// piped_wallace_mult
module piped_wallace_mult(
    input wire clock, reset,
    input wire [15:0] x,y,
    output reg [31:0] prod
);
For scale: about 1,300 cells after synthesis, about 340 flip-flops, ~0.017 sq mm of cells after synthesis.
==> flow/config.mk <==
export PLATFORM = sky130hd
export DESIGN_NAME = piped_wallace_mult
export DESIGN_NICKNAME = piped_wallace_mult
export VERILOG_FILES = /design/flow/design.v
export SDC_FILE = /design/flow/constraint.sdc
export NUM_CORES = 4
export LEC_CHECK = 0
export ABC_AREA = 0
export CAP_MARGIN = 20
export CORE_MARGIN = 2
export CORE_UTILIZATION = 69
export CTS_CLUSTER_SIZE = 46
export GPL_TIMING_DRIVEN = 1
export PLACE_DENSITY = 0.82
export SLEW_MARGIN = 20
export TNS_END_PERCENT = 30
==> flow/constraint.sdc <==
create_clock -name core_clock -period 2.3 [get_ports {clock}]
set_input_delay 0.4600 -clock core_clock [delete_from_list [all_inputs] [get_ports {clock}]]
set_output_delay 0.4600 -clock core_clock [all_outputs]
set_load 0.01 [all_outputs]
run.sh (not shown) runs the stock make flow with config.mk's settings and CLKGATE_MAP_FILE=.
The starting point reached the layout checks and failed them: negative setup slack.
Next try:
- ABC_AREA: 0 -> default
- CORE_UTILIZATION: 69 -> 40
- CTS_CLUSTER_SIZE: 46 -> default
- GPL_TIMING_DRIVEN: 1 -> default
- PLACE_DENSITY: 0.82 -> default
- TNS_END_PERCENT: 30 -> default
- clock period: 2.3 -> 2.8 ns (I/O delays scaled with it)
The new run completed with no timing, DRC or antenna violations.
Utilization shrinks by 34 points.
Via count drops by 7.7%.
Final area increases by 0.46%.
Combinational power decreases by 25%.
Synthesized cell count is unchanged.
Count of clock-buffer cells in the layout shrinks by 3.
Final cell count rises by 12%.
Synthesized area is unchanged.
Setup slack improves by 0.28 ns.
Next try:
- ABC_AREA: default -> 0
- CORE_UTILIZATION: 40 -> 17
- CTS_CLUSTER_SIZE: default -> 46
- GPL_TIMING_DRIVEN: default -> 0
- PLACE_DENSITY_LB_ADDON: default -> 0.23
- TNS_END_PERCENT: default -> 30
- clock period: 2.8 -> 2.69 ns (I/O delays scaled with it)
Cell count goes up by 37%.
Global-route usage drops by 8.4 points.
Worst setup slack is worse by 0.19 ns.
Design area rose by 2.9%.
Clock power hardly moves.
Register-to-register slack loses 0.14 ns.
Next try:
- ABC_AREA: 0 -> 1
- CORE_UTILIZATION: 17 -> 69
- GPL_TIMING_DRIVEN: 0 -> 1
- PLACE_DENSITY: default -> 0.82
- PLACE_DENSITY_LB_ADDON: 0.23 -> default
- TNS_END_PERCENT: 30 -> 85
- clock period: 2.69 -> 1.96 ns (I/O delays scaled with it)
The changed run finished but failed the layout checks on negative setup slack.
Design area is higher by a few percent.
Wire length is higher by a quarter to a third.
Final cell count is lower by about a fifth.
Die size is lower by well over a third.
Core utilization is higher by 63 points.
Area after synthesis is higher by a few percent.
Next try:
- CORE_UTILIZATION: 69 -> 72
- PLACE_DENSITY: 0.82 -> default
- SETUP_SLACK_MARGIN: default -> 0.36
- SLEW_MARGIN: 20 -> 10
- clock period: 1.96 -> 1.85 ns (I/O delays scaled with it)
Result: This time the run did not get past 5_1_grt; area after synthesis is unchanged; synthesized cell count is unchanged; die size went down by 4.1%.

---

Starting RTL as in the previous note.
==> flow/config.mk <==
export PLATFORM = sky130hd
export DESIGN_NAME = piped_wallace_mult
export DESIGN_NICKNAME = piped_wallace_mult
export VERILOG_FILES = /design/flow/design.v
export SDC_FILE = /design/flow/constraint.sdc
export NUM_CORES = 4
export LEC_CHECK = 0
export ABC_AREA = 1
export CAP_MARGIN = 25
export CORE_MARGIN = 2
export CORE_UTILIZATION = 40
export CTS_CLUSTER_SIZE = 27
export GPL_TIMING_DRIVEN = 0
export PLACE_DENSITY = 0.9
export SETUP_SLACK_MARGIN = 0.51
export SLEW_MARGIN = 0
export TNS_END_PERCENT = 20
==> flow/constraint.sdc <==
create_clock -name core_clock -period 2.56 [get_ports {clock}]
set_input_delay 0.5120 -clock core_clock [delete_from_list [all_inputs] [get_ports {clock}]]
set_output_delay 0.5120 -clock core_clock [all_outputs]
set_load 0.01 [all_outputs]
Change:
CAP_MARGIN = 20   (was 25)
CORE_UTILIZATION = 70   (was 40)
CTS_CLUSTER_SIZE = not set   (was 27)
GPL_TIMING_DRIVEN = not set   (was 0)
HOLD_SLACK_MARGIN = 0.3   (was not set)
PLACE_DENSITY = not set   (was 0.9)
SETUP_SLACK_MARGIN = not set   (was 0.51)
SLEW_MARGIN = 20   (was 0)
TNS_END_PERCENT = not set   (was 20)
clock period = 1.77 ns   (was 2.56 ns; I/O delays follow)
Result: The changed run never finished: it broke off in global routing; die size is lower by 42%; synthesized cell count is unchanged; area after synthesis stays the same.
Change:
ABC_AREA = not set   (was 1)
CTS_CLUSTER_DIAMETER = 31   (was not set)
HOLD_SLACK_MARGIN = not set   (was 0.3)
SETUP_SLACK_MARGIN = -0.15   (was not set)
clock period = 2.24 ns   (was 1.77 ns; I/O delays follow)
=> With this change the flow produced a layout that fails on setup timing. Die area shrinks by a few percent. Synthesized area is lower by a few percent. Synthesized cell count went down by a quarter to a third.
Change:
ABC_AREA = 1   (was not set)
CORE_UTILIZATION = 68   (was 70)
CTS_CLUSTER_DIAMETER = not set   (was 31)
CTS_CLUSTER_SIZE = 97   (was not set)
SETUP_SLACK_MARGIN = not set   (was -0.15)
clock period = 1.59 ns   (was 2.24 ns; I/O delays follow)
Result:
- The changed run produced a layout that fails on setup timing
- utilization climbs by 7.6 points
- via count grows by 56%
- clock power goes down by about 2%
- power goes up by 58%
- non-clock buffer count goes up by 119

---

Setup of v3:
Starting RTL as in the previous note.
==> flow/design.v (excerpt) <==
module piped_wallace_mult(
    input wire clock, reset,
    input wire [15:0] x,y,
    output reg [31:0] prod
);
    genvar i,j;
    wire [31:0] pp[0:15];
    generate
        for(i=0; i<16; i=i+1) begin : PP_GEN
            for(j=0; j<32; j=j+1) begin : COL
                assign pp[i][j] = (j>=i && j<i+16) ? (x[j-i] & y[i]) : 1'b0;
            end
        end
    endgenerate
    wire [31:0] s0,s1,c0_0,c1_0,c02_0,c12_0;
    array_7_to_3_compressor A0(pp[0],pp[1],pp[2],pp[3],pp[4],pp[5],pp[6], s0, c0_0, c02_0);
    array_7_to_3_compressor A1(pp[7],pp[8],pp[9],pp[10],pp[11],pp[12],pp[13], s1, c1_0, c12_0);
    wire [31:0] c0  = c0_0  << 1;
    wire [31:0] c1  = c1_0  << 1;
    wire [31:0] c02 = c02_0 << 2;
    wire [31:0] c12 = c12_0 << 2;
    reg [31:0] rs0,rs1,rc0,rc1,rc02,rc12, rpp14,rpp15;
    always @(posedge clock or posedge reset)
        if(reset) begin
            rs0<=0; rs1<=0; rc0<=0; rc1<=0; rc02<=0; rc12<=0;
            rpp14<=0; rpp15<=0;
        end else begin
            rs0<=s0; rs1<=s1; rc0<=c0; rc1<=c1; rc02<=c02; rc12<=c12;
            rpp14<=pp[14]; rpp15<=pp[15];
        end
    wire [31:0] sum1,carry_1,carry_2;
    array_7_to_3_compressor A2(
        rs0,rs1,rc0,rc1,rc02,rc12,rpp14,
        sum1, carry_1, carry_2
    );
    wire [31:0] carry1 = carry_1 << 1;
    wire [31:0] carry2 = carry_2 << 2;
    reg [31:0] rsum1,rcarry1,rcarry2,rlast;
    always @(posedge clock or posedge reset)
        if(reset) begin
            rsum1<=0; rcarry1<=0; rcarry2<=0; rlast<=0;
        end else begin
            rsum1<=sum1; rcarry1<=carry1; rcarry2<=carry2;
            rlast<=rpp15;
        end
    wire [31:0] psum_1, pcarry_1, final_sum_pre, final_carry_pre;
    array_3_to_2_compressor C0(rsum1, rcarry1, rcarry2, psum_1, pcarry_1);
    array_3_to_2_compressor C1(rlast, psum_1, pcarry_1, final_sum_pre, final_carry_pre);
    reg [31:0] rsum, rcarry;
    always @(posedge clock or posedge reset)
        if(reset) begin
            rsum<=0; rcarry<=0;
        end else begin
            rsum<=final_sum_pre;
            rcarry<=final_carry_pre;
        end
    wire [31:0] final_sum;
    wire cout;
    han_carlson_adder HC(rsum, rcarry, final_sum, cout);
    always @(posedge clock or posedge reset)
        if(reset)
            prod <= 0;
        else
  ...
clock: 2.59 ns
lec_check: 0
cap_margin: 20
core_margin: 2
core_utilization: 40
slew_margin: 20
v3: full flow OK, the timing, design-rule and antenna checks passed
The following lists how v13 was set up differently from v3:
Settings: putting SETUP_SLACK_MARGIN at 0.33 where nothing was set; swapping 40 for 68 in CORE_UTILIZATION; putting ABC_AREA at 1 where nothing was set; swapping 2.59 for 1.87 in the clock period (ns, I/O delays scaled along).
Findings:
What v3 reported for horizontal die size has to be multiplied by 0.79 to get the figure for v13.
Changes observed in v13 relative to v3: synthesized cell count +31%, area of the die -38%.
v13: aborted in 5_1_grt (tool error)
The following lists how v51 was set up differently from v13:
Settings: changing CORE_UTILIZATION from 68 to 58; removing ABC_AREA (formerly 1); removing SETUP_SLACK_MARGIN (formerly 0.33); changing the clock period (ns, I/O delays scaled along) from 1.87 to 2.59.
### Flow results
Having completed the whole flow, v51 delivered a layout that passed the timing, design-rule and antenna checks. Diff v13 -> v51 | netlist area before placement | down by a few percent. Going from v13 to v51, the simple-gate portion of the synthesized area was found to have gone down by 0.28 points. [compare] base=v13 new=v51: number of cells produced by synthesis went down 24%, Yosys chip area now smaller, synthesized-area fraction occupied by ao, oa, aoi and oai cells shows an increase of 2.8 points, post-placement cell count fell about 16%, total CTS buffers up about 2.8%. v13 fits on a die that is smaller than the die of v51.
Input changes introduced in v50 (baseline for comparison: v51):
Settings: putting ABC_AREA at 1 where nothing was set; swapping 58 for 66 in CORE_UTILIZATION; putting CTS_CLUSTER_SIZE at 20 where nothing was set; swapping 2.59 for 1.47 in the clock period (ns, I/O delays scaled along).
## What came out
To summarise v50: no stage aborted, but the layout did not pass its checks, failing on setup timing.
Every stage of the flow completed for v51, and the final layout passed the timing, design-rule and antenna checks.
v51 has a higher sequential share of power than v50.
Looking at combinational power, v50 sits 200% higher than v51 does.
v50 ended with more non-clock buffer count in the final layout than v51.
v50 reports its power group with the largest share as combinational cells while v51 reports registers.
On adder-cell area share of the yosys netlist, the higher figure sits with v51, not v50.
Looking at class of the worst hold path, the input port to asynchronous set/reset pin result is from v51; the input port to flip-flop one comes from v50.
Looking at highest layer used for signal routing, the met4 result is from v51; the met5 one comes from v50.
From v51 to v50 the numbers moved as follows: final HPWL from detailed placement has increased, power went up 26000 uW.

---

== alpha ==
Starting RTL as in the previous note.
Settings: LEC_CHECK=0, ABC_AREA=1, CAP_MARGIN=20, CELL_PAD_IN_SITES_GLOBAL_PLACEMENT=3, CORE_ASPECT_RATIO=0.55, CORE_MARGIN=6, CORE_UTILIZATION=53, CTS_CLUSTER_DIAMETER=170, CTS_CLUSTER_SIZE=36, GPL_ROUTABILITY_DRIVEN=0, GPL_TIMING_DRIVEN=0, HOLD_SLACK_MARGIN=0.09, MIN_ROUTING_LAYER=met2, PLACE_DENSITY=0.42, SETUP_SLACK_MARGIN=0.5, SLEW_MARGIN=15; clock period 4.47 ns.
alpha did not make it past global placement without I/O, where a tool error ended it.
Input-level comparison between beta and alpha:
==> flow/config.mk <==
export PLATFORM = sky130hd
export DESIGN_NAME = piped_wallace_mult
export DESIGN_NICKNAME = piped_wallace_mult
export VERILOG_FILES = /design/flow/design.v
export SDC_FILE = /design/flow/constraint.sdc
export NUM_CORES = 4
export LEC_CHECK = 0
export ABC_AREA = 1
export CAP_MARGIN = 20
export CORE_MARGIN = 2
export CORE_UTILIZATION = 68
export CTS_CLUSTER_SIZE = 46
export GPL_TIMING_DRIVEN = 1
export HOLD_SLACK_MARGIN = 0.24
export SLEW_MARGIN = 20
export TNS_END_PERCENT = 30
==> flow/constraint.sdc <==
create_clock -name core_clock -period 1.14 [get_ports {clock}]
set_input_delay 0.2280 -clock core_clock [delete_from_list [all_inputs] [get_ports {clock}]]
set_output_delay 0.2280 -clock core_clock [all_outputs]
set_load 0.01 [all_outputs]
Results
- Status(beta) = ERROR, stage = global routing
- Number of unique standard cell types used by synthesis came out exactly the same in beta and alpha.
- Placeable core region: beta better than alpha
- alpha -> beta: part of the Yosys area used for sequential elements delta 0, exact match
- Min effective utilization at floorplan across beta and alpha: alpha
- beta -> alpha: total nets after synthesis delta 0, exact match
- Horizontal die dimension, beta and alpha: higher on alpha
- Reported for beta and alpha, area share of xor/xnor cells in the synthesized design turned out identical to the last digit.
- Diff alpha..beta | chip area in the Yosys report | unchanged
- Going from alpha to beta, the die area was shrunk.
- Re count of state elements after synthesis: no difference whatsoever between beta and alpha.
- In terms of synthesized area, alpha and beta differ only marginally.
The following lists how gamma was set up differently from beta:
-- flow/config.mk --
<<< beta, line 9
export CAP_MARGIN = 20
>>> gamma, line 9
export CAP_MARGIN = 35
export CELL_PAD_IN_SITES_DETAIL_PLACEMENT = 2
export CORE_ASPECT_RATIO = 1.16
<<< beta, line 11
export CORE_UTILIZATION = 68
export CTS_CLUSTER_SIZE = 46
>>> gamma, line 13
export CORE_UTILIZATION = 72
export CTS_CLUSTER_SIZE = 50
<<< beta, line 14
export HOLD_SLACK_MARGIN = 0.24
>>> gamma, line 16
export MAX_ROUTING_LAYER = met4
export MIN_ROUTING_LAYER = met2
export PLACE_DENSITY_LB_ADDON = 0.23
==> flow/constraint.sdc <==
create_clock -name core_clock -period 2.69 [get_ports {clock}]
set_input_delay 0.5380 -clock core_clock [delete_from_list [all_inputs] [get_ports {clock}]]
set_output_delay 0.5380 -clock core_clock [all_outputs]
set_load 0.01 [all_outputs]
==> comparison <==
- The synthesized area of gamma and that of beta are within noise of each other.
- Compared with beta, gamma shows a higher number of core rows.
- Each of beta and gamma falls short of a clean finish.
- Stage in which a tool error killed gamma: detailed placement.
- Die size in gamma vs beta: down about 5.4%
- Overall die width down 9.5% in gamma wrt beta
Inputs modified between gamma and delta:
==> flow/config.mk <==
export PLATFORM = sky130hd
export DESIGN_NAME = piped_wallace_mult
export DESIGN_NICKNAME = piped_wallace_mult
export VERILOG_FILES = /design/flow/design.v
export SDC_FILE = /design/flow/constraint.sdc
export NUM_CORES = 4
export LEC_CHECK = 0
export ABC_AREA = 0
export CAP_MARGIN = 20
export CORE_MARGIN = 2
export CORE_UTILIZATION = 68
export CTS_CLUSTER_SIZE = 46
export GPL_TIMING_DRIVEN = 1
export SLEW_MARGIN = 20
export TNS_END_PERCENT = 30
==> flow/constraint.sdc <==
create_clock -name core_clock -period 2.3 [get_ports {clock}]
set_input_delay 0.4600 -clock core_clock [delete_from_list [all_inputs] [get_ports {clock}]]
set_output_delay 0.4600 -clock core_clock [all_outputs]
set_load 0.01 [all_outputs]
==> results <==
Layout checks on delta: not met. Flow itself completed; violations: setup timing. delta ended with less number of cells in Yosys stat than gamma. When the final numbers for delta and gamma were put side by side, the synthesized cell count turned out to be smaller in delta. Of delta and gamma, delta shows the lower weighted congestion at the end of routability-driven global placement, with gamma above it. Die area delta (delta − gamma): unfavourable. Between delta and gamma, it is delta whose chip area line of the yosys report is lower, by about 4%. Relative to gamma, xor and xnor fraction of the mapped netlist area increased by 0.38 points in delta. Diff delta and gamma: synthesized-area fraction occupied by adder cells lower in gamma.
Power and IR drop assume default switching activity.
